P:
// AHB2CAN_top
module AHB2CAN_top
(
	input logic HCLK, HRESETn, HWRITE, HSEL,
	input logic [31:0] HADDR, HWDATA,
	input logic [1:0] HTRANS,
	input logic [2:0] HBURST, HSIZE,
	output logic [31:0] HRDATA,
	output logic HRESP, HREADYOUT,
	input logic rx_data,
	output logic tx_data
);
Size: roughly 6700 cells after synthesis, roughly 750 flip-flops.
make LEC_CHECK=0 ABC_AREA=1 CAP_MARGIN=20 CORE_MARGIN=2 CORE_UTILIZATION=72 CTS_CLUSTER_SIZE=97 HOLD_SLACK_MARGIN=0.29 PLACE_DENSITY=0.35 SETUP_SLACK_MARGIN=0.46 SLEW_MARGIN=20 finish   # period 1.72 ns
run.sh (not shown) runs the stock make flow with config.mk's settings and CLKGATE_MAP_FILE=.
P did not make it past 4_1_cts, where a tool error ended it.
> inputs changed (P -> Q)
- ABC_AREA no longer set, was 1
- PLACE_DENSITY no longer set, was 0.35
- CTS_CLUSTER_SIZE no longer set, was 97
- HOLD_SLACK_MARGIN no longer set, was 0.29
Notes after the runs:
Q did not make it past 5_1_grt, where a tool error ended it. Diff P -> Q: summed standard-cell area reported by yosys decreased by 27% relative to the old numbers; tally of unique sky130hd cells used after synthesis rose by 23. Note that the synthesized area recorded for P amounts to 1.4 times the value seen in Q. Summary of Q over P: synthesized cell count down 58%; post-placement cell count down 4374; yosys stat cell total down 3927; placeable core region down 16000 µm².
#### Input delta (R over Q)
- SETUP_SLACK_MARGIN no longer set, was 0.46
- CORE_UTILIZATION now 66, was 72
- the clock period (ns, I/O delays scaled along) now 3.19, was 1.72
### Flow results
- R ran in full, but the layout does not pass; the checks complain about negative setup slack.
- Delta (R minus Q): TritonCTS buffer count decreased by about 1.3% relative to the old numbers; number of top-level design ports closely matched the old numbers; number of input and output port buffers inserted closely matched the old numbers.
- Side by side, die outline height turned out higher in R than in Q.
- Looking at placement-stage worst setup slack, R sits above Q.
- Taking Q as the reference, in R floorplan utilization went down 5.7 points, post-synthesis cell type count level, post-CTS setup-driven buffer insertion count moved up.
#### Input delta (S over R)
- CORE_UTILIZATION changed from 66 to 72
- PLACE_DENSITY newly set to 0.39
- the clock period (ns, I/O delays scaled along) changed from 3.19 to 4.94
[summary]
- S | stages: all done | timing, DRC, antenna: all pass
- Non-clock inverter total of the final layout came out exactly the same in R and S.
- Summary — relative contribution of combinational cells to total power, S relative to R: lower, by 0.2 points.
- Looking only at initial antenna violation count, and setting everything else aside, the higher value of R and S goes to S.
- Comparing R and S, the higher setup slack is on S.
- Detailed route, S vs R: via total lower for S
Inputs modified between S and T:
- a change of CORE_UTILIZATION from 72 to 10
- a deleted PLACE_DENSITY that had been 0.39
- a change of the clock period (ns, I/O delays scaled along) from 4.94 to 15.3
### Flow results
Utilization ended up 69 points lower on T than on S.
Taking S as 1.0, T lands at 1.12 on cell area after layout.
Summary — clock latency on the worst-skew pair, T relative to S: higher, by 0.03 ns.
Comparing the two runs side by side, T comes out ahead of S on worst slack on hold paths.
S has higher sequential share of layout area than T.
From S to T the numbers moved as follows: number of inserted diodes rose by 4; met2 track demand over resource in global routing decreased 56 points; total number of H-tree levels shows no meaningful change.
T against S: setup slack climbed 2.16 ns, clock edge transition at the registers on the reported setup and hold paths barely changed, clock buffer and inverter area fraction after layout dropped 0.80 points.

========
AHB2CAN_top again, from the RTL that the note above started with.
make LEC_CHECK=0 CAP_MARGIN=20 CELL_PAD_IN_SITES_DETAIL_PLACEMENT=0 CELL_PAD_IN_SITES_GLOBAL_PLACEMENT=0 CORE_MARGIN=2 CORE_UTILIZATION=72 CTS_CLUSTER_DIAMETER=98 CTS_CLUSTER_SIZE=14 MAX_ROUTING_LAYER=met4 PLACE_DENSITY_LB_ADDON=0.28 SETUP_SLACK_MARGIN=0.62 SLEW_MARGIN=20 finish   # period 4.94 ns
==> next run, changes <==
- CTS_CLUSTER_DIAMETER: 98 -> 97
- CTS_CLUSTER_SIZE: 14 -> 29
- PLACE_DENSITY_LB_ADDON: 0.28 -> 0.14
- SETUP_SLACK_MARGIN: 0.62 -> unset
- clock period: 4.94 -> 16.0 ns (I/O delays scaled with it)
=> The changed run finished with timing, DRC and antenna clean; sequential power drops by 69%; worst setup slack improved by 2.7 ns; synthesized area stays the same; core utilization drops by 3.5 points; wire length drops by 8.9%; final area drops by 4.4%; power drops by 73%; count of clock-buffer cells in the layout drops by 66.
==> next run, changes <==
- CAP_MARGIN: 20 -> 5
- CTS_CLUSTER_DIAMETER: 97 -> 348
- CTS_CLUSTER_SIZE: 29 -> 15
- PLACE_DENSITY_LB_ADDON: 0.14 -> 0.02
- SETUP_SLACK_MARGIN: unset -> 1.41
- clock period: 16.0 -> 4.94 ns (I/O delays scaled with it)
Effect:
- The new run ran to the end with no violations
- total power goes up to 3.7 times its value
- global-route usage rises by 3.5 points
- sequential share of layout area goes down by 4.0 points
==> next run, changes <==
- CAP_MARGIN: 5 -> 20
- CELL_PAD_IN_SITES_DETAIL_PLACEMENT: 0 -> unset
- CELL_PAD_IN_SITES_GLOBAL_PLACEMENT: 0 -> unset
- CTS_CLUSTER_DIAMETER: 348 -> unset
- CTS_CLUSTER_SIZE: 15 -> unset
- MAX_ROUTING_LAYER: met4 -> unset
- PLACE_DENSITY_LB_ADDON: 0.02 -> unset
- SETUP_SLACK_MARGIN: 1.41 -> unset
- clock period: 4.94 -> 8.89 ns (I/O delays scaled with it)
The new run ran to the end with no violations.
Power drops by 37%.
Design area drops by 4.1%.
Worst setup slack improves by 0.65 ns.
Register-to-register slack improves by 1.0 ns.
Combinational power drops by 45%.

========
Starting RTL as in the previous note.
==> flow/design.v (excerpt) <==
module AHB2CAN_top
(
	input logic HCLK, HRESETn, HWRITE, HSEL,
	input logic [31:0] HADDR, HWDATA,
	input logic [1:0] HTRANS,
	input logic [2:0] HBURST, HSIZE,
	output logic [31:0] HRDATA,
	output logic HRESP, HREADYOUT,
	input logic rx_data,
	output logic tx_data
);
make LEC_CHECK=0 ABC_AREA=1 CAP_MARGIN=20 CELL_PAD_IN_SITES_DETAIL_PLACEMENT=2 CELL_PAD_IN_SITES_GLOBAL_PLACEMENT=0 CORE_MARGIN=3 CORE_UTILIZATION=50 CTS_CLUSTER_SIZE=71 HOLD_SLACK_MARGIN=0.18 MAX_ROUTING_LAYER=met4 MIN_ROUTING_LAYER=met2 PLACE_DENSITY_LB_ADDON=0.14 SLEW_MARGIN=20 finish   # period 7.18 ns
The first run failed in detailed placement.
Rerun with:
- ABC_AREA: 1 -> unset
- CELL_PAD_IN_SITES_DETAIL_PLACEMENT: 2 -> 1
- CELL_PAD_IN_SITES_GLOBAL_PLACEMENT: 0 -> 1
- CORE_MARGIN: 3 -> 2
- CTS_CLUSTER_SIZE: 71 -> 29
- HOLD_SLACK_MARGIN: 0.18 -> unset
- MIN_ROUTING_LAYER: met2 -> unset
- clock period: 7.18 -> 9.89 ns (I/O delays scaled with it)
- The changed run completed without violations
- synthesized area shrinks by 27%
- synthesized cell count drops by 58%
- die area drops by 28%
Rerun with:
- CELL_PAD_IN_SITES_DETAIL_PLACEMENT: 1 -> 0
- CELL_PAD_IN_SITES_GLOBAL_PLACEMENT: 1 -> 0
- CORE_UTILIZATION: 50 -> 72
- CTS_CLUSTER_DIAMETER: unset -> 348
- clock period: 9.89 -> 4.94 ns (I/O delays scaled with it)
Outcome: Total power rises by 53%; cell count decreases by 8.9%; first-iteration DRC count climbs by 78%; clock-buffer cell count drops by 68; worst setup slack degrades by 0.86 ns; sequential share of layout area came out higher by 2.5 points; critical path depth does not change; routed wire length fell by 15%; sequential power grows by 100%; non-clock buffer count climbs by 20; cell area came out lower by 5.2%.
Rerun with:
- CAP_MARGIN: 20 -> 5
- CTS_CLUSTER_DIAMETER: 348 -> 98
- CTS_CLUSTER_SIZE: 29 -> 14
- HOLD_SLACK_MARGIN: unset -> -0.09
- PLACE_DENSITY_LB_ADDON: 0.14 -> 0.28
- SETUP_SLACK_MARGIN: unset -> 0.62
=> The changed run completed without violations. Hold slack is worse by 0.011 ns. Cell area rises by about 4%. Via count goes up by 4.4%. Utilization rises by 3.0 points.
Power is estimated from default activity; no workload was simulated.
